==> design.v <==
module mul_A (CLK, RESETn, a, b, y);
	parameter bw = 32;
	input [bw-1:0] a, b;
	input CLK;
	input RESETn;
	output [2*bw-1:0] y;
	reg [bw-1:0] a_pipe [bw-1:0];
	reg [bw-1:0] b_pipe [bw-1:0];
	reg [2*bw-1:0] partials [bw-1:0];
	genvar i, j;
	for(i=0; i<bw; i=i+1) begin : gen1
		always@(posedge CLK) begin
			if(!RESETn) begin
				a_pipe[i] <= 0;
				b_pipe[i] <= 0;
				partials[i] <= 0;
			end
			else begin
				if(i==0) begin
					a_pipe[i] <= a;
					b_pipe[i] <= b;
					partials[i] <=(a_pipe[i][i] ? b_pipe[i] << i : 0);
				end
				else begin
					a_pipe[i] <= a_pipe[i-1];
					b_pipe[i] <= b_pipe[i-1];
					partials[i] <=(a_pipe[i][i] ? b_pipe[i] << i : 0) + partials[i-1];
				end				
			end
		end
	end
	assign y = partials[bw-1];
endmodule
==> run.sh <==
#!/bin/bash
# the make line also repeats each setting of config.mk as NAME=value (left out here)
make -C /OpenROAD-flow-scripts/flow DESIGN_CONFIG=/design/flow/config.mk WORK_HOME=/design/flow/orfs CLKGATE_MAP_FILE= finish
==> config.mk <==
export PLATFORM = sky130hd
export DESIGN_NAME = mul_A
export DESIGN_NICKNAME = mul_A
export VERILOG_FILES = /design/flow/design.v
export SDC_FILE = /design/flow/constraint.sdc
export NUM_CORES = 4
export LEC_CHECK = 0
export ABC_AREA = 0
export CAP_MARGIN = 0
export CELL_PAD_IN_SITES_DETAIL_PLACEMENT = 0
export CELL_PAD_IN_SITES_GLOBAL_PLACEMENT = 0
export CORE_ASPECT_RATIO = 1.81
export CORE_MARGIN = 2
export CORE_UTILIZATION = 72
export CTS_CLUSTER_DIAMETER = 27
export CTS_CLUSTER_SIZE = 100
export GPL_TIMING_DRIVEN = 1
export HOLD_SLACK_MARGIN = -0.09
export MAX_ROUTING_LAYER = met5
export PLACE_DENSITY_LB_ADDON = 0.25
export SETUP_SLACK_MARGIN = 0.6
export SLEW_MARGIN = 20
export TNS_END_PERCENT = 5
==> constraint.sdc <==
create_clock -name core_clock -period 2.49 [get_ports {CLK}]
set_input_delay 0.4980 -clock core_clock [delete_from_list [all_inputs] [get_ports {CLK}]]
set_output_delay 0.4980 -clock core_clock [all_outputs]
set_load 0.01 [all_outputs]
==> impl_metrics.ini, run 1 <==
; implementation run metrics
[run_status]
status = stopped before the end
stop_stage = global routing (5_1_grt)
run.stop_error = [ERROR GRT-0116] Global routing finished with congestion. Check the congestion regions in the DRC Viewer.

[yosys]
ys_sh_xor = 0.0466
syn_inst = 14300
ff_type = dfxtp_1
synthArstFlopShare = 0
logic_family = simple AND/OR/NAND/NOR gates
simple_gate_area_frac = 0.241
most_common_cell = and2_1
yosysWarnings = 4
topCellsByArea = dfxtp_1 46%, and2_1 15%, ha_1 9.2%
synth-seq-area-share = 0.460
edf_count = 0
ys_sh_mux = 0.00342
synth_top_area_share = 0.460
aoi_share = 0.131
ys_area_um2 = 135000
netlist_area_um2 = 135000
top_area_cell = dfxtp_1
synth_nets = 15400
synth_cell_types = 98
yosys-stat-cells = 14300
avgSynthCellArea_um2 = 9.46
ys_ff = 3103
ys_sh_adder = 0.0964
common_cells = 3,231 x and2_1, 3,103 x dfxtp_1, 1,093 x nor2_1

[die]
initCoreUtil = 0.725
design.core.area_um2 = 186000
row_count = 213
die_area_um2 = 191000
die_h_um = 587
die_w_um = 326
num_io_pins = 130

[grt]
grt_overflow_total = 5320
grtUsageTotal = 0.814

[clocking]
cts-htree-levels = 5
clockRootBuffer = clkbuf_16
clockBufferDepth = 4
numClockSinks = 3103
hold_buffers = 0
cts_buffers = 413

[place]
dp_slack_ns = -1.31
port_buffers = 129
place_congestion = 1.02
dp_hpwl_um = 296000
==> metal layers <==
metal  GRT overflow  global-route usage
met2           3676                1.04
met3            170               0.622
met4           1252               0.869
met5             23               0.400
met1            199               0.760
==> per-stage QoR <==
step	instances	util	TNS [ns]	area, um^2
after floorplan	14300	-	-47.99	136000
after global placement	18600	0.837	-298.07	156000
after detailed placement	18600	0.837	-352.29	156000
after CTS	19500	0.938	-303.81	175000
==> timing repair <==
item / CTS
pin swaps: 233
resized: 647
setup buffers: 106
gates cloned: 8
endpoints found under the setup margin: 982
==> run 2, diff against run 1 <==
Settings changed: ABC_AREA 0 to unset, CAP_MARGIN 0 to 20, CELL_PAD_IN_SITES_DETAIL_PLACEMENT 0 to 2, CELL_PAD_IN_SITES_GLOBAL_PLACEMENT 0 to unset, CORE_ASPECT_RATIO 1.81 to unset, CORE_UTILIZATION 72 to 49, CTS_CLUSTER_DIAMETER 27 to 74, CTS_CLUSTER_SIZE 100 to unset, GPL_TIMING_DRIVEN 1 to unset, HOLD_SLACK_MARGIN -0.09 to unset, MAX_ROUTING_LAYER met5 to met4, MIN_ROUTING_LAYER set to met2, PLACE_DENSITY_LB_ADDON 0.25 to unset, SETUP_SLACK_MARGIN 0.6 to unset, TNS_END_PERCENT 5 to 65.
Clock period 2.49 ns to 5.0 ns, I/O delays scaled along.
==> impl_metrics.ini, run 2 <==
; implementation run metrics
[yosys]
top_area_cell = dfxtp_1
ys_ff = 3103
ff_type = dfxtp_1
yosysWarnings = 4
synth_cell_types = 98
syn_inst = 14300
netlist_area_um2 = 135000
synthArstFlopShare = 0
ys_sh_mux = 0.00342
synth_top_area_share = 0.460
ys_sh_xor = 0.0466
ys_sh_adder = 0.0964
synth_nets = 15400
avgSynthCellArea_um2 = 9.46
simple_gate_area_frac = 0.241
aoi_share = 0.131
topCellsByArea = dfxtp_1 46%, and2_1 15%, ha_1 9.2%
yosys-stat-cells = 14300
logic_family = simple AND/OR/NAND/NOR gates
most_common_cell = and2_1
common_cells = 3,231 x and2_1, 3,103 x dfxtp_1, 1,093 x nor2_1
synth-seq-area-share = 0.460
ys_area_um2 = 135000
edf_count = 0

[die]
die_w_um = 529
initCoreUtil = 0.493
die_h_um = 529
row_count = 192
num_io_pins = 130
design.core.area_um2 = 274000
die_area_um2 = 280000

[clocking]
cts_buffers = 337
clockBufferDepth = 4
clockRootBuffer = clkbuf_16
numClockSinks = 3103
hold_buffers = 0
cts-htree-levels = 5
cts.repair.resized = 0
post_cts_buffers = 0

[run_status]
status = stopped before the end
stop_stage = global routing (5_1_grt)
run.stop_error = [ERROR GRT-0116] Global routing finished with congestion. Check the congestion regions in the DRC Viewer.

[place]
dp_slack_ns = 0.548
place_congestion = 1.01
port_buffers = 129
dp_hpwl_um = 361000

[grt]
grtUsageTotal = 0.707
grt_overflow_total = 160
run 2: routing by layer:
layer | overflow | GRT usage
met5 | - | -
met4 | 54 | 0.457
met3 | 63 | 0.741
met2 | 43 | 0.795
met1 | - | -
run 2: per-stage QoR:
stage | instances | cell area [um^2]
after detailed placement | 17500 | 139000
after global placement | 17500 | 139000
after floorplan | 14300 | 135000
after CTS | 18100 | 151000
==> run 3, diff against run 2 <==
Settings changed: ABC_AREA set to 1, CAP_MARGIN 20 to 0, CELL_PAD_IN_SITES_DETAIL_PLACEMENT 2 to unset, CORE_UTILIZATION 49 to 72, CTS_CLUSTER_DIAMETER 74 to 400, CTS_CLUSTER_SIZE set to 10, MAX_ROUTING_LAYER met4 to unset, MIN_ROUTING_LAYER met2 to unset, PLACE_DENSITY_LB_ADDON set to 0.04, SETUP_SLACK_MARGIN set to 0.13, TNS_END_PERCENT 65 to unset.
Clock period 5.0 ns to 1.45 ns, I/O delays scaled along.
==> impl_metrics.ini, run 3 <==
; implementation run metrics
[yosys]
netlist_area_um2 = 166000
common_cells = 9,839 x nand2_1, 6,458 x inv_1, 3,103 x dfxtp_1
simple_gate_area_frac = 0.327
top_area_cell = dfxtp_1
ys_sh_mux = 0
synth_top_area_share = 0.373
logic_family = simple AND/OR/NAND/NOR gates
most_common_cell = nand2_1
synth_cell_types = 32
synth-seq-area-share = 0.373
syn_inst = 26600
avgSynthCellArea_um2 = 6.26
yosysWarnings = 4
ys_sh_xor = 0.00163
synth_nets = 27700
yosys-stat-cells = 26600
ys_area_um2 = 166000
synthArstFlopShare = 0
ff_type = dfxtp_1
ys_ff = 3103
topCellsByArea = dfxtp_1 37%, nand2_1 22%, inv_1 15%
aoi_share = 0.0601
ys_sh_adder = 0.0782
edf_count = 0

[die]
die_area_um2 = 235000
design.core.area_um2 = 230000
die_h_um = 485
initCoreUtil = 0.724
row_count = 176
num_io_pins = 130
die_w_um = 485

[run_status]
stop_stage = clock tree synthesis (4_1_cts)
status = stopped before the end
run.stop_error = [ERROR DPL-0033] detailed placement checks failed during check placement.

[place]
dp_slack_ns = -0.732
dp_hpwl_um = 444000
port_buffers = 129
place_congestion = 1.08
placed_cells = 32200
-- run 3: per-stage QoR --
step           total power (W)  setup TNS (ns)  hold slack [ns]   util  instance area (um^2)
2_1_floorplan           0.0894         -166.31            0.388      -                179000
3_3_place_gp            0.0910         -397.74            0.391  0.891                205000
3_5_place_dp            0.0911         -482.55            0.395  0.891                205000
==> run 4, diff against run 3 <==
Settings changed: ABC_AREA 1 to unset, CAP_MARGIN 0 to 20, CELL_PAD_IN_SITES_DETAIL_PLACEMENT set to 1, CELL_PAD_IN_SITES_GLOBAL_PLACEMENT set to 2, CORE_UTILIZATION 72 to 40, CTS_CLUSTER_DIAMETER 400 to 27, CTS_CLUSTER_SIZE 10 to unset, GPL_ROUTABILITY_DRIVEN set to 0, MIN_ROUTING_LAYER set to met2, PLACE_DENSITY_LB_ADDON 0.04 to unset, SETUP_SLACK_MARGIN 0.13 to unset, SLEW_MARGIN 20 to 40.
Clock period 1.45 ns to 5.0 ns, I/O delays scaled along.
==> impl_metrics.ini, run 4 <==
; yosys + openroad results
[clocking]
cts_tree = built
post_cts_buffers = 0
hold_buffers = 0
clockRootBuffer = clkbuf_16
cts.repair.resized = 0
cts_buffers = 743
clock.latency.late_pin_ns = 1.08
clockBufferDepth = 4
path_clk_slew_ns = 0.04
cts-htree-levels = 6
numClockSinks = 3103

[worst_setup_path]
rrSetupSlack_ns = 0.87
r2r-start = a_pipe[4][4]
cp-endpoint = partials[4][36]
critPathCaptureType = flip-flop
crit_type = flip-flop to flip-flop
cp.arrival_ns = 5.03
crit_fanout = 32
reg2reg_depth = 13
slowest_delay_ns = 0.62
r2r-end = partials[4][36]
crit_path_frequent_cell = a21o_1
cp_top_family = AND-OR/OR-AND gates
worstSetupStartpointType = flip-flop
cp_num_buf_inv = 1
slowest_stage = a2111oi_1
cp-startpoint = a_pipe[4][4]
cp.depth = 13
crit_required_ns = 5.90
worstPathCellList = buf_4 -> and2_1 -> ha_1 -> fa_1 -> a21o_1 -> a21o_1 -> a2111oi_1 -> nor4_1 -> nor2_1 -> a31oi_1 -> o21ai_0 -> a211oi_1 -> o21a_1

[route]
detail_route.iter0.violations = 12600
drc = 0
ant_nets = 0
vias = 138000
first_pass_iters = 12
via_per_inst = 6.92
wl_per_cell_um = 18.8
wl_um = 375000

[power]
p_per_area_nw_per_um2 = 453
power.group.top = the clock network
pg_comb_w = 0.000650
power.total_w = 0.0759
ir_worst_vdd_mv = 0.362
comb_power_share = 0.009
p_int_w = 0.0597
switching_share = 0.214
p_seq_frac = 0.329
leakage_nw = 76.1
clock_power_share = 0.663
powerSeq_w = 0.0250
p_sw_w = 0.0162
pg_clk_w = 0.0503

[sta]
rsz0062_at_grt = false
post-route-period-util = 0.827
setup-tns-final_ns = 0
skew_ns = 0.0794
whs_ns = 0.403
setup_viol = 0
fin_crit_ns = 4.13
report.final.hold_viol_count = 0
relSlewSlack = 0.414
slew_violations = 0
worst_slew_pin_slew_ns = 0.879
fmax_mhz = 242

[yosys]
netlist_area_um2 = 135000
ys_sh_xor = 0.0466
yosysWarnings = 4
synth_top_area_share = 0.460
syn_inst = 14300
synth_cell_types = 98
ys_sh_mux = 0.00342
simple_gate_area_frac = 0.241
top_area_cell = dfxtp_1
ys_area_um2 = 135000
ff_type = dfxtp_1
common_cells = 3,231 x and2_1, 3,103 x dfxtp_1, 1,093 x nor2_1
edf_count = 0
ys_ff = 3103
synth-seq-area-share = 0.460
yosys-stat-cells = 14300
synth_nets = 15400
logic_family = simple AND/OR/NAND/NOR gates
ys_sh_adder = 0.0964
avgSynthCellArea_um2 = 9.46
synthArstFlopShare = 0
most_common_cell = and2_1
aoi_share = 0.131
topCellsByArea = dfxtp_1 46%, and2_1 15%, ha_1 9.2%

[min_path]
hold_end = partials[10][4]
hold_depth = 1
hp-class = flip-flop to flip-flop
hold_path_startpoint = partials[9][4]

[cells_and_area]
fin_nets = 15800
stdcell_count = 19900
area_growth_pct = 24.2

[place]
placed_cells = 18400
dp_hpwl_um = 262000
port_buffers = 129

[die]
row_count = 213
design.core.area_um2 = 336000
die_h_um = 585
die_w_um = 585
initCoreUtil = 0.402
die_area_um2 = 342000
num_io_pins = 130

[grt]
first_global_vias = 162000
grt_overflow_total = 0
grt_pass1_wl_um = 594000
grtUsageTotal = 0.324
grt_max_degree = 266
antenna_found_initial = 0

[run_status]
status = no timing/DRC/antenna violations

[run]
tool_warnings = 52
drv_cap = 0
==> run 4: layer usage <==
metal / vias up / share of wire / track usage
met1: 49300 / 0 / -
li1: 49200 / - / -
met4: 55 / 0.044 / 0.0587
met5: - / 0.0043 / 0.0667
met2: 36800 / 0.53 / 0.381
met3: 2107 / 0.42 / 0.441
==> run 4: area by class of cell <==
| type | count | area, um^2 |
|---|---|---|
| fillers | 36600 | 169000 |
| multi-input cells | 10400 | 70000 |
| flip-flops and latches | 3103 | 62100 |
| clock buffers | 976 | 20800 |
| clock inverters | 393 | 5900 |
| well taps | 4515 | 5650 |
| repair buffers | 205 | 2100 |
| inverters | 225 | 857 |
| diodes | 74 | 185 |
==> run 4: through the flow <==
step                utilization  worst slack (ns)  instance area (um^2)
floorplan                     -              1.82                135000
global placement          0.418             0.928                141000
detailed placement        0.418             0.934                141000
CTS                       0.498             0.867                167000
global route              0.498             0.625                168000
finish                    0.499             0.866                168000
==> run 5, diff against run 4 <==
Settings changed: CELL_PAD_IN_SITES_DETAIL_PLACEMENT 1 to unset, CELL_PAD_IN_SITES_GLOBAL_PLACEMENT 2 to unset, CTS_CLUSTER_DIAMETER 27 to unset, GPL_ROUTABILITY_DRIVEN 0 to unset, MIN_ROUTING_LAYER met2 to unset, SETUP_SLACK_MARGIN set to 0.94, SLEW_MARGIN 40 to 20.
Clock period 5.0 ns to 4.2 ns, I/O delays scaled along.
==> impl_metrics.ini, run 5 <==
; yosys + openroad results
[die]
die_w_um = 585
initCoreUtil = 0.402
num_io_pins = 130
design.core.area_um2 = 336000
die_h_um = 585
die_area_um2 = 342000
row_count = 213

[yosys]
edf_count = 0
ys_ff = 3103
avgSynthCellArea_um2 = 9.46
top_area_cell = dfxtp_1
synth_nets = 15400
logic_family = simple AND/OR/NAND/NOR gates
aoi_share = 0.131
synthArstFlopShare = 0
netlist_area_um2 = 135000
ys_sh_mux = 0.00342
common_cells = 3,231 x and2_1, 3,103 x dfxtp_1, 1,093 x nor2_1
synth_top_area_share = 0.460
ys_area_um2 = 135000
synth_cell_types = 98
yosys-stat-cells = 14300
most_common_cell = and2_1
synth-seq-area-share = 0.460
simple_gate_area_frac = 0.241
ff_type = dfxtp_1
ys_sh_xor = 0.0466
ys_sh_adder = 0.0964
topCellsByArea = dfxtp_1 46%, and2_1 15%, ha_1 9.2%
yosysWarnings = 4
syn_inst = 14300

[sta]
slew_violations = 0
setup_viol = 0
fin_crit_ns = 3.27
relSlewSlack = 0.387
setup-tns-final_ns = 0
skew_ns = 0.0443
rsz0062_at_grt = true
fmax_mhz = 306
worst_slack_ns = 0.928
worst_slew_pin_slew_ns = 0.920
report.final.hold_viol_count = 0
post-route-period-util = 0.779

[power]
powerSeq_w = 0.0296
pg_comb_w = 0.000728
clock_power_share = 0.486
p_per_area_nw_per_um2 = 383
leakage_nw = 69.3
comb_power_share = 0.012
p_sw_w = 0.0123
p_seq_frac = 0.502
ir_worst_vdd_mv = 0.363
pg_clk_w = 0.0287
switching_share = 0.209
p_int_w = 0.0467
power.group.top = sequential cells

[worst_setup_path]
cp_top_family = AND-OR/OR-AND gates
critPathCaptureType = flip-flop
cp_num_buf_inv = 0
worstSetupStartpointType = flip-flop
slowest_delay_ns = 0.46
r2r-start = a_pipe[31][31]
crit_path_frequent_cell = o31ai_4
cp.arrival_ns = 4.04
crit_fanout = 4
cp.depth = 12
r2r-end = partials[31][61]
crit_type = flip-flop to flip-flop
reg2reg_depth = 12
cp-startpoint = a_pipe[31][31]
cp-endpoint = partials[31][61]
slowest_stage = a311o_2
rrSetupSlack_ns = 0.93
crit_required_ns = 4.97
worstPathCellList = and2_4 -> ha_4 -> fa_2 -> a21o_1 -> nor3b_4 -> o31ai_4 -> a21oi_4 -> o41ai_4 -> o21ai_2 -> a311o_2 -> o31ai_4 -> mux2i_1

[clocking]
cts_tree = built
cts-htree-levels = 5
clockRootBuffer = clkbuf_16
numClockSinks = 3103
clock.latency.late_pin_ns = 0.88
hold_buffers = 0
cts_buffers = 323
path_clk_slew_ns = 0.06
clockBufferDepth = 4

[grt]
grt_max_degree = 240
grt_pass1_wl_um = 479000
grt_overflow_total = 0
antenna_found_initial = 17
grtUsageTotal = 0.169
first_global_vias = 90400

[route]
wl_per_cell_um = 15.7
via_per_inst = 4.88
drc = 0
first_pass_iters = 5
ant_nets = 0
wl_um = 301000
vias = 93600
detail_route.iter0.violations = 4809

[cells_and_area]
n_fill_cell = 32500
stdcell_area_um2 = 154000
fin_nets = 15500
utilization = 0.458
area_growth_pct = 14.1

[min_path]
hold_path_startpoint = a_pipe[12][25]
hp-class = flip-flop to flip-flop
hold_depth = 1
hold_end = a_pipe[13][25]

[place]
dp_hpwl_um = 214000
dp_slack_ns = 0.259
place_congestion = 0.868
placed_cell_area_um2 = 141000
port_buffers = 129

[run]
tool_warnings = 54
drv_cap = 0

[run_status]
status = no timing/DRC/antenna violations
## run 5: timing repair
item | 4_1_cts | 5_1_grt
setup buffers | 27 | 53
pin swaps | 47 | 115
gates resized | 150 | 243
endpoints found under the setup margin | 297 | 252
cloned | 1 | 2
## run 5: layout make-up
type | count | area [um^2] | area share
antenna | 64 | 160 | 0.00104
clock buffer | 447 | 9310 | 0.0604
clock inverter | 124 | 1380 | 0.00894
inverter | 225 | 852 | 0.00553
multi-input combinational | 10400 | 71500 | 0.464
sequential | 3103 | 62200 | 0.404
tap | 4515 | 5650 | 0.0367
timing repair buffer | 317 | 3070 | 0.0199
## run 5: per-stage QoR
step	total power, W	hold slack, ns	std cells
finish	0.0590	0.403	19200
global route	0.0611	0.423	19200
CTS	0.0599	0.413	19100
detailed placement	0.0310	0.417	18500
global placement	0.0310	0.413	18500
floorplan	0.0307	0.412	14300
## run 5: routing by layer
metal,global-route usage,wire [um],vias to the layer above
li1,-,-,48600
met1,0.227,145000,43100
met2,0.281,136000,1279
met3,0.0183,8780,501
met4,0.0609,10600,0
met5,0,0,-
==> run 6, diff against run 5 <==
Settings changed: CORE_UTILIZATION 40 to 70, SETUP_SLACK_MARGIN 0.94 to unset.
Clock period 4.2 ns to 3.49 ns, I/O delays scaled along.
==> impl_metrics.ini, run 6 <==
; yosys + openroad results
[min_path]
hold_path_startpoint = RESETn
hp-class = primary input to flip-flop
hold_depth = 2
hold_end = partials[12][10]

[worst_setup_path]
r2r-end = partials[4][36]
cp-startpoint = a_pipe[4][4]
cp.arrival_ns = 4.19
cp-endpoint = partials[4][36]
crit_path_frequent_cell = buf_4
worstSetupStartpointType = flip-flop
worstPathCellList = and2_1 -> ha_1 -> fa_1 -> a21o_1 -> a21o_1 -> a2111oi_2 -> buf_4 -> nor4_1 -> nor2_1 -> buf_4 -> a31oi_2 -> o21ai_1 -> buf_4 -> a211oi_1 -> o21a_1
r2r-start = a_pipe[4][4]
crit_type = flip-flop to flip-flop
cp_top_family = AND-OR/OR-AND gates
crit_required_ns = 4.29
rrSetupSlack_ns = 0.1
critPathCaptureType = flip-flop
cp_num_buf_inv = 3
slowest_stage = fa_1
cp.depth = 15
crit_fanout = 8
slowest_delay_ns = 0.45
reg2reg_depth = 15

[yosys]
netlist_area_um2 = 135000
logic_family = simple AND/OR/NAND/NOR gates
aoi_share = 0.131
common_cells = 3,231 x and2_1, 3,103 x dfxtp_1, 1,093 x nor2_1
ys_sh_adder = 0.0964
ys_sh_mux = 0.00342
synth_cell_types = 98
most_common_cell = and2_1
synth_top_area_share = 0.460
topCellsByArea = dfxtp_1 46%, and2_1 15%, ha_1 9.2%
simple_gate_area_frac = 0.241
yosysWarnings = 4
ys_ff = 3103
ys_area_um2 = 135000
yosys-stat-cells = 14300
avgSynthCellArea_um2 = 9.46
synth-seq-area-share = 0.460
syn_inst = 14300
edf_count = 0
ys_sh_xor = 0.0466
top_area_cell = dfxtp_1
ff_type = dfxtp_1
synthArstFlopShare = 0
synth_nets = 15400

[sta]
post-route-period-util = 0.971
fmax_mhz = 295
whs_ns = 0.204
worst_slew_pin_slew_ns = 1.07
skew_ns = 0.0788
slew_violations = 0
relSlewSlack = 0.286
setup_viol = 0
rsz0062_at_grt = true
fin_crit_ns = 3.39
report.final.hold_viol_count = 0

[grt]
antenna_found_initial = 12
grt_overflow_total = 0
grt_pass1_wl_um = 489000
first_global_vias = 98000
grtUsageTotal = 0.296
grt_max_degree = 296

[clocking]
cts-htree-levels = 5
clockRootBuffer = clkbuf_16
cts_buffers = 323
numClockSinks = 3103
path_clk_slew_ns = 0.06
clock.latency.late_pin_ns = 0.95
cts_tree = built
hold_buffers = 0
clockBufferDepth = 4

[die]
row_count = 161
initCoreUtil = 0.703
die_w_um = 443
die_h_um = 443
die_area_um2 = 196000
design.core.area_um2 = 192000
num_io_pins = 130

[power]
p_sw_w = 0.0144
comb_power_share = 0.012
power.group.top = sequential cells
clock_power_share = 0.482
ir_worst_vdd_mv = 0.523
leakage_nw = 69.2
powerSeq_w = 0.0356
switching_share = 0.204
pg_comb_w = 0.000857
p_per_area_nw_per_um2 = 468
pg_clk_w = 0.0340
p_int_w = 0.0561
p_seq_frac = 0.506

[route]
wl_per_cell_um = 17.4
via_per_inst = 5.74
wl_um = 298000
ant_nets = 0
vias = 98500
first_pass_iters = 8
drc = 0
detail_route.iter0.violations = 6979

[run]
tool_warnings = 61
drv_cap = 0

[place]
dp_hpwl_um = 210000
place_congestion = 0.971
port_buffers = 129
placed_cell_area_um2 = 139000

[cells_and_area]
stdcell_area_um2 = 150000
area_growth_pct = 11.4
fin_nets = 15500

[run_status]
status = no timing/DRC/antenna violations
## run 6: timing repair
item | in CTS | in global routing
endpoints found under the setup margin | 24 | 155
pin swaps | 4 | 19
setup buffers | 1 | 10
gates resized | 13 | 109
## run 6: metrics by stage
step	instances	power, W	utilization	TNS (ns)	setup WS (ns)
6_report	17200	0.0704	0.783	0	0.0999
5_1_grt	17200	0.0724	0.783	-0.127	-0.0565
4_1_cts	17100	0.0709	0.780	0	0.00378
3_5_place_dp	16600	0.0373	0.725	-0.770	-0.364
3_3_place_gp	16600	0.0372	0.725	-0.414	-0.236
2_1_floorplan	14300	0.0369	-	0	0.308
## run 6: routing by layer
metal	share of wire	routed length, um	GRT usage
met1	0.45	134000	0.386
met5	0.000034	10	0
met4	0.035	10300	0.106
met2	0.47	141000	0.505
met3	0.044	13100	0.0354
## run 6: area by class of cell
| cell class | count | area, um^2 |
|---|---|---|
| Tap cell | 2526 | 3160 |
| Multi-Input combinational cell | 10400 | 70500 |
| Clock inverter | 120 | 1470 |
| Timing Repair Buffer | 345 | 3300 |
| Sequential cell | 3103 | 62100 |
| Inverter | 225 | 852 |
| Clock buffer | 425 | 9020 |
| Fill cell | 13000 | 41700 |
| Antenna cell | 29 | 72.6 |
==> run 7, diff against run 6 <==
Settings changed: CORE_UTILIZATION 70 to 40.
Clock period 3.49 ns to 5.0 ns, I/O delays scaled along.
==> impl_metrics.ini, run 7 <==
; yosys + openroad results
[run_status]
status = no timing/DRC/antenna violations

[worst_setup_path]
slowest_delay_ns = 0.58
rrSetupSlack_ns = 0.89
crit_fanout = 32
r2r-start = a_pipe[26][26]
crit_required_ns = 5.73
crit_type = flip-flop to flip-flop
cp-startpoint = a_pipe[26][26]
slowest_stage = dfxtp_1
worstSetupStartpointType = flip-flop
critPathCaptureType = flip-flop
cp_num_buf_inv = 0
cp.arrival_ns = 4.85
cp_top_family = AND-OR/OR-AND gates
reg2reg_depth = 12
cp-endpoint = partials[26][56]
worstPathCellList = and2_1 -> ha_1 -> fa_1 -> a21o_1 -> a22oi_1 -> a211oi_1 -> o311ai_2 -> o21ai_0 -> a31o_2 -> a31oi_1 -> xor2_1 -> nor2_1
cp.depth = 12
r2r-end = partials[26][56]

[yosys]
ys_sh_mux = 0.00342
most_common_cell = and2_1
topCellsByArea = dfxtp_1 46%, and2_1 15%, ha_1 9.2%
synth-seq-area-share = 0.460
netlist_area_um2 = 135000
aoi_share = 0.131
ff_type = dfxtp_1
common_cells = 3,231 x and2_1, 3,103 x dfxtp_1, 1,093 x nor2_1
synthArstFlopShare = 0
edf_count = 0
synth_top_area_share = 0.460
ys_sh_xor = 0.0466
syn_inst = 14300
ys_ff = 3103
top_area_cell = dfxtp_1
avgSynthCellArea_um2 = 9.46
simple_gate_area_frac = 0.241
logic_family = simple AND/OR/NAND/NOR gates
yosys-stat-cells = 14300
synth_cell_types = 98
ys_sh_adder = 0.0964
ys_area_um2 = 135000
synth_nets = 15400
yosysWarnings = 4

[grt]
grtUsageTotal = 0.169
first_global_vias = 90600
grt_overflow_total = 0
antenna_found_initial = 10
grt_max_degree = 272
grt_pass1_wl_um = 479000

[route]
drc = 0
vias = 92200
via_per_inst = 4.84
wl_um = 294000
detail_route.iter0.violations = 4965
first_pass_iters = 6
wl_per_cell_um = 15.4
ant_nets = 0

[die]
num_io_pins = 130
design.core.area_um2 = 336000
row_count = 213
die_area_um2 = 342000
initCoreUtil = 0.402
die_h_um = 585
die_w_um = 585

[sta]
post-route-period-util = 0.823
slew_violations = 0
setup-tns-final_ns = 0
report.final.hold_viol_count = 0
setup_viol = 0
rsz0062_at_grt = false
worst_slew_pin_slew_ns = 1.03
fin_crit_ns = 4.11
relSlewSlack = 0.314
skew_ns = 0.0576
fmax_mhz = 243

[clocking]
cts-htree-levels = 5
cts_buffers = 324
hold_buffers = 0
cts_tree = built
clockBufferDepth = 4
cts.repair.resized = 0
post_cts_buffers = 0
path_clk_slew_ns = 0.06
clockRootBuffer = clkbuf_16
clock.latency.late_pin_ns = 0.87
numClockSinks = 3103

[cells_and_area]
utilization = 0.451
area_growth_pct = 12.4
n_fill_cell = 32700
stdcell_area_um2 = 152000
fin_nets = 15300

[power]
leakage_nw = 68.5
ir_worst_vdd_mv = 0.247
p_int_w = 0.0398
power.group.top = sequential cells
p_sw_w = 0.0104
p_per_area_nw_per_um2 = 331
powerSeq_w = 0.0249
pg_clk_w = 0.0247
comb_power_share = 0.012
clock_power_share = 0.493
p_seq_frac = 0.495
pg_comb_w = 0.000596
switching_share = 0.206

[place]
placed_cell_area_um2 = 141000
port_buffers = 129
dp_hpwl_um = 212000
place_congestion = 0.866

[min_path]
hp-class = flip-flop to flip-flop
hold_path_startpoint = partials[11][6]
hold_depth = 1
hold_end = partials[12][6]

[run]
drv_cap = 0
tool_warnings = 57
[run 7: area by class of cell]
type / count / area (um^2) / area share
antenna: 51 / 128 / 0.000841
clock buffer: 455 / 9470 / 0.0624
clock inverter: 125 / 1600 / 0.0105
inverter: 225 / 852 / 0.00561
multi-input combinational: 10400 / 70000 / 0.461
sequential: 3103 / 62100 / 0.409
tap: 4515 / 5650 / 0.0372
timing repair buffer: 196 / 1970 / 0.0130
[run 7: layer usage]
layer	global-route usage	part of all wire	vias to the layer above
li1	-	-	48400
met1	0.225	0.48	42200
met2	0.281	0.45	1244
met3	0.0196	0.029	468
met4	0.0586	0.035	0
met5	0	0	-
[run 7: stage by stage]
| stage | setup WS (ns) | instances | hold WS, ns | total power (W) |
|---|---|---|---|---|
| finish | 0.886 | 19100 | 0.391 | 0.0502 |
| global route | 0.626 | 19100 | 0.407 | 0.0520 |
| CTS | 0.994 | 19000 | 0.393 | 0.0509 |
| detailed placement | 1.01 | 18400 | 0.417 | 0.0260 |
| global placement | 1.06 | 18400 | 0.412 | 0.0260 |
| floorplan | 1.82 | 14300 | 0.412 | 0.0258 |
==> run 8, diff against run 7 <==
Settings changed: CORE_UTILIZATION 40 to 64.
Clock period 5.0 ns to 1.77 ns, I/O delays scaled along.
==> impl_metrics.ini, run 8 <==
; implementation run metrics
[yosys]
topCellsByArea = dfxtp_1 46%, and2_1 15%, ha_1 9.2%
avgSynthCellArea_um2 = 9.46
ff_type = dfxtp_1
top_area_cell = dfxtp_1
ys_sh_adder = 0.0964
syn_inst = 14300
yosysWarnings = 4
synthArstFlopShare = 0
synth_top_area_share = 0.460
logic_family = simple AND/OR/NAND/NOR gates
synth_nets = 15400
ys_area_um2 = 135000
edf_count = 0
synth-seq-area-share = 0.460
aoi_share = 0.131
synth_cell_types = 98
ys_sh_mux = 0.00342
simple_gate_area_frac = 0.241
most_common_cell = and2_1
yosys-stat-cells = 14300
ys_ff = 3103
ys_sh_xor = 0.0466
common_cells = 3,231 x and2_1, 3,103 x dfxtp_1, 1,093 x nor2_1
netlist_area_um2 = 135000

[place]
placed_cells = 20000
dp_hpwl_um = 289000
place_congestion = 0.998
port_buffers = 129

[clocking]
clockRootBuffer = clkbuf_16
numClockSinks = 3103
cts-htree-levels = 5
clockBufferDepth = 4
cts_buffers = 322

[die]
die_h_um = 463
design.core.area_um2 = 210000
die_w_um = 463
initCoreUtil = 0.644
row_count = 168
die_area_um2 = 215000
num_io_pins = 130

[run_status]
status = stopped before the end
stop_stage = global routing (5_1_grt)
==> run 8: per-stage QoR <==
stage / setup WS (ns) / hold WS (ns) / cell area [um^2]
detailed placement: -1.42 / 0.417 / 170000
global placement: -1.34 / 0.413 / 170000
floorplan: -1.13 / 0.412 / 142000
CTS: -1.29 / 0.0000797 / 184000
==> run 8: repair_timing <==
action | CTS
hold endpoints to repair | 65
setup buffers | 176
gates cloned | 3
endpoints found under the setup margin | 982
hold buffers | 31
pin swaps | 264
gates resized | 403
==> run 9, diff against run 8 <==
Settings changed: ABC_AREA set to 0, CELL_PAD_IN_SITES_DETAIL_PLACEMENT set to 0, CELL_PAD_IN_SITES_GLOBAL_PLACEMENT set to 0, CORE_ASPECT_RATIO set to 0.79, CORE_UTILIZATION 64 to 72, GPL_TIMING_DRIVEN set to 1, MAX_ROUTING_LAYER set to met5, SETUP_SLACK_MARGIN set to 0.52, TNS_END_PERCENT set to 95.
Clock period 1.77 ns to 3.15 ns, I/O delays scaled along.
==> impl_metrics.ini, run 9 <==
; implementation run metrics
[run_status]
status = stopped before the end
stop_stage = global routing (5_1_grt)

[die]
num_io_pins = 130
initCoreUtil = 0.724
die_w_um = 491
row_count = 141
design.core.area_um2 = 187000
die_area_um2 = 191000
die_h_um = 389

[place]
port_buffers = 129
placed_cells = 16700
dp_hpwl_um = 222000
place_congestion = 0.980
placed_cell_area_um2 = 142000
dp_slack_ns = -0.363

[yosys]
ys_sh_mux = 0.00342
common_cells = 3,231 x and2_1, 3,103 x dfxtp_1, 1,093 x nor2_1
top_area_cell = dfxtp_1
synthArstFlopShare = 0
yosysWarnings = 4
synth_top_area_share = 0.460
ys_ff = 3103
aoi_share = 0.131
yosys-stat-cells = 14300
ys_sh_xor = 0.0466
netlist_area_um2 = 135000
synth_nets = 15400
logic_family = simple AND/OR/NAND/NOR gates
topCellsByArea = dfxtp_1 46%, and2_1 15%, ha_1 9.2%
ys_sh_adder = 0.0964
ys_area_um2 = 135000
avgSynthCellArea_um2 = 9.46
synth_cell_types = 98
most_common_cell = and2_1
ff_type = dfxtp_1
synth-seq-area-share = 0.460
simple_gate_area_frac = 0.241
syn_inst = 14300
edf_count = 0

[clocking]
cts_buffers = 299
clockRootBuffer = clkbuf_16
cts-htree-levels = 5
clockBufferDepth = 4
numClockSinks = 3103
==> run 9: metrics by stage <==
stage           util  power (W)
3_5_place_dp   0.759     0.0413
3_3_place_gp   0.759     0.0413
4_1_cts        0.847     0.0771
2_1_floorplan      -     0.0409
==> run 9: timing repair <==
item	4_1_cts
hold buffers	0
gates resized	840
setup endpoints to repair	560
gates cloned	14
buffers inserted	215
pin swaps	454
==> run 10, diff against run 9 <==
Settings changed: ABC_AREA 0 to unset, CAP_MARGIN 20 to 15, CELL_PAD_IN_SITES_DETAIL_PLACEMENT 0 to unset, CELL_PAD_IN_SITES_GLOBAL_PLACEMENT 0 to unset, CORE_ASPECT_RATIO 0.79 to unset, CTS_CLUSTER_DIAMETER set to 92, CTS_CLUSTER_SIZE set to 20, GPL_TIMING_DRIVEN 1 to unset, MAX_ROUTING_LAYER met5 to unset, PLACE_DENSITY set to 0.65, SETUP_SLACK_MARGIN 0.52 to 0.37, TNS_END_PERCENT 95 to unset.
Clock period 3.15 ns to 3.43 ns, I/O delays scaled along.
==> impl_metrics.ini, run 10 <==
; yosys + openroad results
[run_status]
status = no timing/DRC/antenna violations

[power]
powerSeq_w = 0.0362
leakage_nw = 67.6
p_int_w = 0.0458
p_per_area_nw_per_um2 = 391
power.total_w = 0.0585
p_seq_frac = 0.618
comb_power_share = 0.016
clock_power_share = 0.365
pg_comb_w = 0.000954
switching_share = 0.217
p_sw_w = 0.0127
pg_clk_w = 0.0214
ir_worst_vdd_mv = 0.787
power.group.top = sequential cells

[worst_setup_path]
cp_num_buf_inv = 1
rrSetupSlack_ns = 0.04
cp_top_family = AND-OR/OR-AND gates
r2r-end = partials[3][34]
cp.depth = 12
crit_required_ns = 4.17
cp.arrival_ns = 4.13
slowest_delay_ns = 0.48
r2r-start = a_pipe[3][3]
slowest_stage = o21ai_1
critPathCaptureType = flip-flop
cp-endpoint = partials[3][34]
reg2reg_depth = 12
worstSetupStartpointType = flip-flop
crit_type = flip-flop to flip-flop
cp-startpoint = a_pipe[3][3]
crit_fanout = 5
worstPathCellList = buf_2 -> and2_1 -> ha_2 -> o21ai_1 -> o2bb2ai_2 -> o31ai_4 -> a31oi_4 -> o211ai_1 -> nand2_1 -> nor3_2 -> or4_1 -> and3_1

[cells_and_area]
fin_nets = 15500
area_growth_pct = 10.7
n_fill_cell = 11000

[yosys]
synth_nets = 15400
avgSynthCellArea_um2 = 9.46
common_cells = 3,231 x and2_1, 3,103 x dfxtp_1, 1,093 x nor2_1
synth_top_area_share = 0.460
ff_type = dfxtp_1
ys_sh_adder = 0.0964
ys_ff = 3103
ys_sh_xor = 0.0466
yosysWarnings = 4
synth-seq-area-share = 0.460
top_area_cell = dfxtp_1
simple_gate_area_frac = 0.241
most_common_cell = and2_1
synth_cell_types = 98
netlist_area_um2 = 135000
synthArstFlopShare = 0
logic_family = simple AND/OR/NAND/NOR gates
edf_count = 0
syn_inst = 14300
ys_area_um2 = 135000
aoi_share = 0.131
yosys-stat-cells = 14300
ys_sh_mux = 0.00342
topCellsByArea = dfxtp_1 46%, and2_1 15%, ha_1 9.2%

[clocking]
cts-htree-levels = 4
path_clk_slew_ns = 0.08
numClockSinks = 3103
hold_buffers = 0
clockBufferDepth = 3
cts_buffers = 175
clock.latency.late_pin_ns = 0.88
clockRootBuffer = clkbuf_16
cts_tree = built

[min_path]
hold_depth = 2
hold_path_startpoint = RESETn
hold_end = b_pipe[16][12]
hp-class = primary input to flip-flop

[run]
drv_cap = 0
tool_warnings = 50

[grt]
grtUsageMet3 = 0.0338
met1_usage = 0.410
first_global_vias = 99300
top_usage_layer = met2
grt_pass1_wl_um = 510000
grt.met2_usage = 0.562
grt_overflow_total = 0
grtUsageTotal = 0.320
antenna_found_initial = 8
grt_max_degree = 298

[die]
die_area_um2 = 191000
num_io_pins = 130
initCoreUtil = 0.727
die_w_um = 437
die_h_um = 437
row_count = 158
design.core.area_um2 = 186000

[sta]
post-route-period-util = 0.987
fmax_mhz = 295
report.final.hold_viol_count = 0
relSlewSlack = 0.199
skew_ns = 0.0655
slew_violations = 0
setup_viol = 0
rsz0062_at_grt = true
fin_crit_ns = 3.39
worst_slew_pin_slew_ns = 1.20
worst_slack_ns = 0.0433

[place]
dp_slack_ns = -0.0966
dp_hpwl_um = 220000
place_congestion = 0.945
port_buffers = 129

[route]
vias = 102000
drc = 0
via_per_inst = 5.99
first_pass_iters = 8
detail_route.iter0.violations = 8855
wl_per_cell_um = 19.8
wl_um = 336000
ant_nets = 0
run 10: what timing repair did:
action	4_1_cts	5_1_grt
pin swaps	128	246
endpoints found under the setup margin	315	334
buffers inserted	66	113
resized	306	494
gates cloned	2	9
run 10: layout make-up:
type,instances,area (um^2),share of cell area
clock buffer,179,4430,0.0297
timing repair buffer,535,5110,0.0341
antenna,12,30.0,0.000201
clock inverter,23,439,0.00294
inverter,225,852,0.00570
multi-input combinational,10400,73400,0.491
sequential,3103,62200,0.416
tap,2480,3100,0.0208
run 10: metal layers:
metal	share of wire	vias up
met1	0.42	48300
met3	0.052	1005
met2	0.49	3694
met4	0.042	2
met5	0.000045	-
li1	-	48500
run 10: stage by stage:
stage	utilization	hold WS, ns	cells	area (um^2)	TNS, ns
5_1_grt	0.805	0.311	17000	150000	0
4_1_cts	0.787	0.302	16800	146000	0
6_report	0.805	0.356	17000	150000	0
3_3_place_gp	0.750	0.413	16500	139000	-0.0420
2_1_floorplan	-	0.412	14300	135000	0
3_5_place_dp	0.750	0.417	16500	139000	-0.525
==> run 11, diff against run 10 <==
Settings changed: ABC_AREA set to 0, CAP_MARGIN 15 to 20, CELL_PAD_IN_SITES_DETAIL_PLACEMENT set to 0, CELL_PAD_IN_SITES_GLOBAL_PLACEMENT set to 0, CORE_ASPECT_RATIO set to 1.81, CTS_CLUSTER_DIAMETER 92 to unset, CTS_CLUSTER_SIZE 20 to 52, GPL_TIMING_DRIVEN set to 1, MAX_ROUTING_LAYER set to met5, SETUP_SLACK_MARGIN 0.37 to 0.52, TNS_END_PERCENT set to 50.
Clock period 3.43 ns to 3.15 ns, I/O delays scaled along.
==> impl_metrics.ini, run 11 <==
; implementation run metrics
[yosys]
ys_sh_xor = 0.0466
topCellsByArea = dfxtp_1 46%, and2_1 15%, ha_1 9.2%
yosysWarnings = 4
synth_nets = 15400
edf_count = 0
syn_inst = 14300
synth_top_area_share = 0.460
ff_type = dfxtp_1
synth-seq-area-share = 0.460
aoi_share = 0.131
top_area_cell = dfxtp_1
synthArstFlopShare = 0
ys_sh_mux = 0.00342
synth_cell_types = 98
avgSynthCellArea_um2 = 9.46
ys_ff = 3103
yosys-stat-cells = 14300
netlist_area_um2 = 135000
most_common_cell = and2_1
logic_family = simple AND/OR/NAND/NOR gates
simple_gate_area_frac = 0.241
common_cells = 3,231 x and2_1, 3,103 x dfxtp_1, 1,093 x nor2_1
ys_area_um2 = 135000
ys_sh_adder = 0.0964

[die]
die_h_um = 587
design.core.area_um2 = 186000
row_count = 213
die_area_um2 = 191000
initCoreUtil = 0.725
num_io_pins = 130
die_w_um = 326

[run_status]
status = stopped before the end
stop_stage = global routing (5_1_grt)
run.stop_error = [ERROR GRT-0116] Global routing finished with congestion. Check the congestion regions in the DRC Viewer.

[grt]
grtUsageTotal = 0.681
grt_overflow_total = 3538

[clocking]
numClockSinks = 3103
clockBufferDepth = 4
cts-htree-levels = 5
hold_buffers = 0
clockRootBuffer = clkbuf_16
cts_buffers = 269

[place]
port_buffers = 129
place_congestion = 1.05
dp_hpwl_um = 278000
[run 11: timing repair]
item                                     CTS
buffers inserted                         291
resized                                 1270
endpoints found under the setup margin   657
pin swaps                                555
cloned                                    16
[run 11: routing by layer]
layer / track usage / GRT overflow
met5: 0.276 / 23
met1: 0.632 / 248
met3: 0.451 / 179
met2: 0.938 / 2214
met4: 0.711 / 874
[run 11: per-stage QoR]
stage	util	cell area, um^2	worst slack, ns	total power (W)	cells
floorplan	-	136000	0.247	0.0409	14300
global placement	0.775	144000	-0.617	0.0414	17000
detailed placement	0.775	144000	-0.538	0.0415	17000
CTS	0.874	163000	-0.0796	0.0756	17800
==> run 12, diff against run 11 <==
Settings changed: CAP_MARGIN 20 to 5, CORE_UTILIZATION 72 to 69, CTS_CLUSTER_SIZE 52 to unset, PLACE_DENSITY 0.65 to 0.57, SETUP_SLACK_MARGIN 0.52 to 0.07, TNS_END_PERCENT 50 to 5.
Clock period 3.15 ns to 3.33 ns, I/O delays scaled along.
==> impl_metrics.ini, run 12 <==
; yosys + openroad results
[worst_setup_path]
crit_type = flip-flop to flip-flop
cp-startpoint = a_pipe[12][12]
cp.depth = 14
crit_required_ns = 4.15
crit_fanout = 16
slowest_stage = or2_2
critPathCaptureType = flip-flop
worstSetupStartpointType = flip-flop
rrSetupSlack_ns = -1.08
cp-endpoint = partials[12][43]
reg2reg_depth = 14
cp_top_family = AND-OR/OR-AND gates
cp.arrival_ns = 5.23
worstPathCellList = buf_12 -> and2_1 -> ha_1 -> o21ai_0 -> or2_2 -> a311oi_1 -> buf_4 -> o21ai_0 -> buf_4 -> o21a_4 -> o21ai_4 -> a31oi_1 -> o21ai_1 -> mux2i_1
r2r-end = partials[12][43]
slowest_delay_ns = 0.55
r2r-start = a_pipe[12][12]
cp_num_buf_inv = 3

[sta]
rsz0062_at_grt = true
worst_slack_ns = -1.08
whs_ns = 0.315
fin_crit_ns = 4.41
skew_ns = 0.0638
fmax_mhz = 227
report.final.hold_viol_count = 0
slew_violations = 0
post-route-period-util = 1.32
setup_viol = 83
relSlewSlack = 0.153
worst_slew_pin_slew_ns = 1.26

[yosys]
aoi_share = 0.131
synth-seq-area-share = 0.460
common_cells = 3,231 x and2_1, 3,103 x dfxtp_1, 1,093 x nor2_1
synthArstFlopShare = 0
ys_sh_adder = 0.0964
ys_area_um2 = 135000
ff_type = dfxtp_1
syn_inst = 14300
netlist_area_um2 = 135000
topCellsByArea = dfxtp_1 46%, and2_1 15%, ha_1 9.2%
top_area_cell = dfxtp_1
yosysWarnings = 4
simple_gate_area_frac = 0.241
yosys-stat-cells = 14300
most_common_cell = and2_1
synth_cell_types = 98
edf_count = 0
synth_top_area_share = 0.460
avgSynthCellArea_um2 = 9.46
ys_sh_xor = 0.0466
synth_nets = 15400
ys_ff = 3103
ys_sh_mux = 0.00342
logic_family = simple AND/OR/NAND/NOR gates

[cells_and_area]
stdcell_area_um2 = 155000
area_growth_pct = 15.1
seq_area_um2 = 62200
logic_area_um2 = 72500
fin_nets = 15900
n_fill_cell = 11600
utilization = 0.798

[grt]
grt_pass1_wl_um = 603000
grt_max_degree = 228
antenna_found_initial = 71
grtUsageTotal = 0.386
grt_overflow_total = 0
first_global_vias = 111000

[die]
initCoreUtil = 0.694
die_area_um2 = 199000
num_io_pins = 130
design.core.area_um2 = 195000
die_h_um = 599
row_count = 218
die_w_um = 333

[power]
pg_clk_w = 0.0333
ir_worst_vdd_mv = 0.487
power.group.top = sequential cells
powerSeq_w = 0.0373
clock_power_share = 0.465
p_int_w = 0.0563
leakage_nw = 71.3
p_seq_frac = 0.520
pg_comb_w = 0.00105
comb_power_share = 0.015
switching_share = 0.215
p_sw_w = 0.0154
p_per_area_nw_per_um2 = 461

[min_path]
hp-class = primary input to flip-flop
hold_depth = 2
hold_path_startpoint = RESETn
hold_end = b_pipe[25][19]

[place]
port_buffers = 129
place_congestion = 1.00
dp_hpwl_um = 276000
placed_cell_area_um2 = 143000

[run]
drv_cap = 0
tool_warnings = 76

[run_status]
status = finished with violations
failed_checks = setup timing

[clocking]
clockRootBuffer = clkbuf_16
clockBufferDepth = 4
clock.latency.late_pin_ns = 0.91
path_clk_slew_ns = 0.07
cts-htree-levels = 5
numClockSinks = 3103
cts_buffers = 274
cts_tree = built

[route]
detail_route.iter0.violations = 7559
ant_nets = 0
drc = 0
vias = 108000
first_pass_iters = 14
wl_per_cell_um = 23.5
wl_um = 416000
via_per_inst = 6.12
## run 12: final cells by class
type	count	share of cell area
multi-input cells	10400	0.466
flip-flops and latches	3103	0.400
clock buffers	372	0.0504
repair buffers	796	0.0455
well taps	2530	0.0204
clock inverters	114	0.00957
inverters	225	0.00548
diodes	148	0.00238
## run 12: what timing repair did
item	CTS	global route
setup endpoints to repair	242	301
hold buffers	0	0
pin swaps	94	129
setup buffers	17	22
gates resized	252	310
gates cloned	2	3
## run 12: per-layer routing
| metal | track usage | vias to the layer above | wire (um) |
|---|---|---|---|
| li1 | - | 49500 | - |
| met1 | 0.323 | 51100 | 127000 |
| met2 | 0.718 | 4940 | 210000 |
| met3 | 0.0811 | 2618 | 25400 |
| met4 | 0.419 | 36 | 53900 |
| met5 | 0 | - | 249 |
## run 12: through the flow
| step | total power (W) | setup TNS [ns] | worst slack, ns | cells |
|---|---|---|---|---|
| 2_1_floorplan | 0.0387 | 0 | 0.148 | 14300 |
| 3_3_place_gp | 0.0392 | -15.59 | -0.652 | 17000 |
| 3_5_place_dp | 0.0392 | -21.33 | -0.710 | 17000 |
| 4_1_cts | 0.0717 | -0.188 | -0.0587 | 17500 |
| 5_1_grt | 0.0733 | -27.28 | -1.00 | 17700 |
| 6_report | 0.0717 | -23.55 | -1.08 | 17700 |
==> run 13, diff against run 12 <==
Settings changed: ABC_AREA 0 to 1, CAP_MARGIN 5 to 20, CELL_PAD_IN_SITES_DETAIL_PLACEMENT 0 to 2, CELL_PAD_IN_SITES_GLOBAL_PLACEMENT 0 to unset, CORE_ASPECT_RATIO 1.81 to 0.75, CORE_UTILIZATION 69 to 24, PLACE_DENSITY 0.57 to 0.75, SETUP_SLACK_MARGIN 0.07 to 0.52, TNS_END_PERCENT 5 to 95.
Clock period 3.33 ns to 2.75 ns, I/O delays scaled along.
==> impl_metrics.ini, run 13 <==
; implementation run metrics
[run_status]
status = stopped before the end
stop_stage = global routing (5_1_grt)
run.stop_error = [ERROR GRT-0116] Global routing finished with congestion. Check the congestion regions in the DRC Viewer.

[clocking]
numClockSinks = 3103
hold_buffers = 0
cts_buffers = 328
clockBufferDepth = 4
clockRootBuffer = clkbuf_16
cts-htree-levels = 5

[die]
initCoreUtil = 0.241
design.core.area_um2 = 690000
row_count = 264
die_area_um2 = 700000
die_h_um = 725
die_w_um = 966
num_io_pins = 130

[yosys]
logic_family = simple AND/OR/NAND/NOR gates
ys_sh_xor = 0.00163
synth_cell_types = 32
ys_sh_mux = 0
topCellsByArea = dfxtp_1 37%, nand2_1 22%, inv_1 15%
synth_nets = 27700
simple_gate_area_frac = 0.327
most_common_cell = nand2_1
netlist_area_um2 = 166000
ys_ff = 3103
synth-seq-area-share = 0.373
ff_type = dfxtp_1
yosys-stat-cells = 26600
ys_sh_adder = 0.0782
common_cells = 9,839 x nand2_1, 6,458 x inv_1, 3,103 x dfxtp_1
synthArstFlopShare = 0
synth_top_area_share = 0.373
ys_area_um2 = 166000
top_area_cell = dfxtp_1
aoi_share = 0.0601
avgSynthCellArea_um2 = 6.26
syn_inst = 26600
yosysWarnings = 4
edf_count = 0

[grt]
grtUsageTotal = 0.842
grt_overflow_total = 36600

[place]
dp_slack_ns = -1.55
dp_hpwl_um = 1220000
place_congestion = 0.974
placed_cells = 35600
port_buffers = 129
## run 13: per-layer routing
metal	track usage	overflow
met4	0.786	6181
met2	1.00	23300
met3	0.731	3136
met1	0.820	3690
met5	0.611	244
## run 13: through the flow
step,instance area (um^2),utilization
3_3_place_gp,179000,0.259
2_1_floorplan,166000,-
4_1_cts,211000,0.306
3_5_place_dp,179000,0.259
## run 13: repair_timing
action	4_1_cts
gates resized	4742
pin swaps	313
setup endpoints to repair	1015
cloned	23
setup buffers	166
==> run 14, diff against run 13 <==
Settings changed: ABC_AREA 1 to unset, CAP_MARGIN 20 to 0, CELL_PAD_IN_SITES_DETAIL_PLACEMENT 2 to unset, CORE_ASPECT_RATIO 0.75 to unset, CORE_UTILIZATION 24 to 72, CTS_CLUSTER_DIAMETER set to 208, CTS_CLUSTER_SIZE set to 100, GPL_TIMING_DRIVEN 1 to unset, MAX_ROUTING_LAYER met5 to unset, PLACE_DENSITY 0.75 to 0.39, SETUP_SLACK_MARGIN 0.52 to unset, TNS_END_PERCENT 95 to unset.
Clock period 2.75 ns to 2.53 ns, I/O delays scaled along.
==> impl_metrics.ini, run 14 <==
; implementation run metrics
[yosys]
topCellsByArea = dfxtp_1 46%, and2_1 15%, ha_1 9.2%
synth-seq-area-share = 0.460
yosysWarnings = 4
ys_sh_adder = 0.0964
syn_inst = 14300
logic_family = simple AND/OR/NAND/NOR gates
common_cells = 3,231 x and2_1, 3,103 x dfxtp_1, 1,093 x nor2_1
simple_gate_area_frac = 0.241
synth_nets = 15400
synthArstFlopShare = 0
ys_sh_xor = 0.0466
ff_type = dfxtp_1
ys_area_um2 = 135000
netlist_area_um2 = 135000
most_common_cell = and2_1
ys_sh_mux = 0.00342
avgSynthCellArea_um2 = 9.46
edf_count = 0
aoi_share = 0.131
ys_ff = 3103
yosys-stat-cells = 14300
synth_cell_types = 98
synth_top_area_share = 0.460
top_area_cell = dfxtp_1

[die]
design.core.area_um2 = 186000
initCoreUtil = 0.727
die_w_um = 437
num_io_pins = 130
die_h_um = 437
row_count = 158
die_area_um2 = 191000

[place]
place_congestion = 0.969
dp_slack_ns = -0.837
port_buffers = 129
dp_hpwl_um = 253000

[clocking]
cts_buffers = 37
clockBufferDepth = 3
cts-htree-levels = 2
numClockSinks = 3103
clockRootBuffer = clkbuf_16

[run_status]
run.stop_error = [ERROR GRT-0232] Routing congestion too high. Check the congestion heatmap in the GUI.
status = stopped before the end
stop_stage = global routing (5_1_grt)

[grt]
grt_overflow_total = 234
grtUsageTotal = 0.711
run 14: through the flow:
stage	utilization	power [W]	hold slack [ns]	instance area (um^2)	std cells
2_1_floorplan	-	0.0510	0.412	138000	14300
3_5_place_dp	0.837	0.0516	0.417	155000	18400
3_3_place_gp	0.837	0.0515	0.413	155000	18400
4_1_cts	0.904	0.0664	0.00491	168000	18900
run 14: what timing repair did:
action	4_1_cts
gates cloned	13
endpoints found under the hold margin	0
pin swaps	946
setup endpoints to repair	611
gates resized	1509
hold buffers	0
setup buffers	482
run 14: routing by layer:
metal / overflow / track usage
met1: 4 / 0.705
met2: 105 / 0.903
met3: 25 / 0.533
met4: 97 / 0.685
met5: 3 / 0.349
==> run 15, diff against run 14 <==
Settings changed: ABC_AREA set to 0, CAP_MARGIN 0 to 20, CELL_PAD_IN_SITES_DETAIL_PLACEMENT set to 0, CELL_PAD_IN_SITES_GLOBAL_PLACEMENT set to 0, CORE_ASPECT_RATIO set to 1.81, CTS_CLUSTER_DIAMETER 208 to unset, GPL_TIMING_DRIVEN set to 1, MAX_ROUTING_LAYER set to met5, PLACE_DENSITY 0.39 to unset, PLACE_DENSITY_LB_ADDON set to 0.19, SETUP_SLACK_MARGIN set to 0.6, TNS_END_PERCENT set to 50.
Clock period 2.53 ns to 2.49 ns, I/O delays scaled along.
==> impl_metrics.ini, run 15 <==
; implementation run metrics
[die]
num_io_pins = 130
die_area_um2 = 191000
die_h_um = 587
row_count = 213
initCoreUtil = 0.725
design.core.area_um2 = 186000
die_w_um = 326

[yosys]
synth_nets = 15400
synth-seq-area-share = 0.460
edf_count = 0
logic_family = simple AND/OR/NAND/NOR gates
common_cells = 3,231 x and2_1, 3,103 x dfxtp_1, 1,093 x nor2_1
ff_type = dfxtp_1
top_area_cell = dfxtp_1
ys_sh_mux = 0.00342
synth_top_area_share = 0.460
ys_ff = 3103
ys_sh_xor = 0.0466
ys_sh_adder = 0.0964
topCellsByArea = dfxtp_1 46%, and2_1 15%, ha_1 9.2%
synthArstFlopShare = 0
aoi_share = 0.131
avgSynthCellArea_um2 = 9.46
yosys-stat-cells = 14300
simple_gate_area_frac = 0.241
synth_cell_types = 98
syn_inst = 14300
ys_area_um2 = 135000
yosysWarnings = 4
most_common_cell = and2_1
netlist_area_um2 = 135000

[place]
placed_cells = 18500
port_buffers = 129
place_congestion = 1.03
dp_hpwl_um = 300000
dp_slack_ns = -1.01

[run_status]
stop_stage = clock tree synthesis (4_1_cts)
status = stopped before the end
run.stop_error = [ERROR DPL-0033] detailed placement checks failed during check placement.
==> run 15: metrics by stage <==
| stage | utilization | power (W) | hold slack, ns | cell area [um^2] |
|---|---|---|---|---|
| after detailed placement | 0.853 | 0.0525 | 0.417 | 159000 |
| after global placement | 0.853 | 0.0525 | 0.413 | 159000 |
| after floorplan | - | 0.0518 | 0.412 | 141000 |
==> run 16, diff against run 15 <==
Settings changed: CAP_MARGIN 20 to 25, CELL_PAD_IN_SITES_DETAIL_PLACEMENT 0 to 1, CELL_PAD_IN_SITES_GLOBAL_PLACEMENT 0 to 3, CORE_ASPECT_RATIO 1.81 to 0.82, CORE_MARGIN 2 to 5, CORE_UTILIZATION 72 to 29, CTS_CLUSTER_DIAMETER set to 330, CTS_CLUSTER_SIZE 100 to 24, GPL_ROUTABILITY_DRIVEN set to 1, MAX_ROUTING_LAYER met5 to met4, MIN_ROUTING_LAYER set to met2, PLACE_DENSITY_LB_ADDON 0.19 to 0.17, SETUP_SLACK_MARGIN 0.6 to unset, TNS_END_PERCENT 50 to 75.
Clock period 2.49 ns to 4.08 ns, I/O delays scaled along.
==> impl_metrics.ini, run 16 <==
; yosys + openroad results
[sta]
report.final.hold_viol_count = 0
rsz0062_at_grt = false
relSlewSlack = 0.356
whs_ns = 0.314
fin_crit_ns = 3.89
setup_viol = 0
fmax_mhz = 257
worst_slew_pin_slew_ns = 0.964
post-route-period-util = 0.952
slew_violations = 0
skew_ns = 0.0459
setup-tns-final_ns = 0

[place]
place_congestion = 0.906
placed_cell_area_um2 = 144000
placed_cells = 20300
dp_hpwl_um = 296000
port_buffers = 129

[yosys]
logic_family = simple AND/OR/NAND/NOR gates
ys_sh_xor = 0.0466
ff_type = dfxtp_1
synth_top_area_share = 0.460
aoi_share = 0.131
synthArstFlopShare = 0
synth_nets = 15400
yosys-stat-cells = 14300
synth-seq-area-share = 0.460
top_area_cell = dfxtp_1
most_common_cell = and2_1
edf_count = 0
yosysWarnings = 4
ys_sh_mux = 0.00342
ys_sh_adder = 0.0964
ys_area_um2 = 135000
syn_inst = 14300
ys_ff = 3103
simple_gate_area_frac = 0.241
topCellsByArea = dfxtp_1 46%, and2_1 15%, ha_1 9.2%
synth_cell_types = 98
netlist_area_um2 = 135000
avgSynthCellArea_um2 = 9.46
common_cells = 3,231 x and2_1, 3,103 x dfxtp_1, 1,093 x nor2_1

[power]
pg_clk_w = 0.0172
leakage_nw = 66.0
switching_share = 0.228
p_int_w = 0.0374
powerSeq_w = 0.0304
pg_comb_w = 0.000845
clock_power_share = 0.355
ir_worst_vdd_mv = 0.309
p_per_area_nw_per_um2 = 326
comb_power_share = 0.017
p_seq_frac = 0.628
power.group.top = sequential cells
p_sw_w = 0.0110

[worst_setup_path]
cp_top_family = AND-OR/OR-AND gates
cp-endpoint = partials[28][58]
critPathCaptureType = flip-flop
crit_required_ns = 4.87
worstPathCellList = buf_12 -> and2_1 -> ha_1 -> fa_1 -> a211oi_1 -> buf_4 -> nor4_1 -> or2_2 -> o21ai_0 -> buf_4 -> o21ba_2 -> a22oi_1 -> a311o_1 -> xnor2_1 -> nor2_1
crit_fanout = 32
cp_num_buf_inv = 3
crit_path_frequent_cell = buf_4
cp.arrival_ns = 4.67
slowest_delay_ns = 0.51
crit_type = flip-flop to flip-flop
r2r-end = partials[28][58]
rrSetupSlack_ns = 0.19
slowest_stage = a311o_1
cp-startpoint = a_pipe[28][28]
worstSetupStartpointType = flip-flop
reg2reg_depth = 15
cp.depth = 15
r2r-start = a_pipe[28][28]

[clocking]
clock.latency.late_pin_ns = 0.94
hold_buffers = 0
clockBufferDepth = 4
clockRootBuffer = clkbuf_16
cts_buffers = 151
cts-htree-levels = 4
cts_tree = built
path_clk_slew_ns = 0.10
numClockSinks = 3103

[die]
row_count = 227
die_h_um = 628
initCoreUtil = 0.290
design.core.area_um2 = 465000
die_area_um2 = 480000
num_io_pins = 130
die_w_um = 764

[grt]
grt_pass1_wl_um = 616000
first_global_vias = 158000
grt_overflow_total = 0
grtUsageTotal = 0.253
grt_max_degree = 214
antenna_found_initial = 0

[route]
first_pass_iters = 8
wl_um = 396000
detail_route.iter0.violations = 8830
drc = 0
ant_nets = 0
vias = 131000
wl_per_cell_um = 19.3
via_per_inst = 6.41

[cells_and_area]
n_fill_cell = 52700
fin_nets = 15300
area_growth_pct = 10.0
stdcell_area_um2 = 149000
stdcell_count = 20500

[run]
tool_warnings = 73
drv_cap = 0

[min_path]
hold_path_startpoint = RESETn
hp-class = primary input to flip-flop
hold_depth = 2
hold_end = a_pipe[17][28]

[run_status]
status = no timing/DRC/antenna violations
[run 16: through the flow]
step	power (W)	utilization	setup slack, ns
2_1_floorplan	0.0316	-	0.898
3_3_place_gp	0.0320	0.310	0.0136
3_5_place_dp	0.0320	0.310	0.0328
4_1_cts	0.0495	0.319	0.0385
5_1_grt	0.0508	0.319	0.00278
6_report	0.0485	0.319	0.194
[run 16: metal layers]
layer | routed length [um] | part of all wire | up-vias | track usage
met4 | 7710 | 0.019 | 0 | 0.0185
met5 | 0 | 0 | - | -
met1 | 0 | 0 | 47800 | -
met2 | 203000 | 0.51 | 35200 | 0.270
met3 | 186000 | 0.47 | 822 | 0.372
li1 | - | - | 47700 | -
[run 16: cell type report]
| type | count | area [um^2] | share of cell area |
|---|---|---|---|
| repair buffers | 363 | 3550 | 0.0239 |
| clock inverters | 12 | 190 | 0.00128 |
| inverters | 225 | 852 | 0.00573 |
| well taps | 6183 | 7740 | 0.0521 |
| flip-flops and latches | 3103 | 62100 | 0.418 |
| diodes | 86 | 215 | 0.00145 |
| multi-input cells | 10400 | 70100 | 0.472 |
| clock buffers | 152 | 3800 | 0.0256 |
[run 16: repair_timing]
item                       4_1_cts  5_1_grt
buffers inserted                 0        4
setup endpoints to repair        0       46
resized                          0       24
Power and IR drop assume default switching activity.
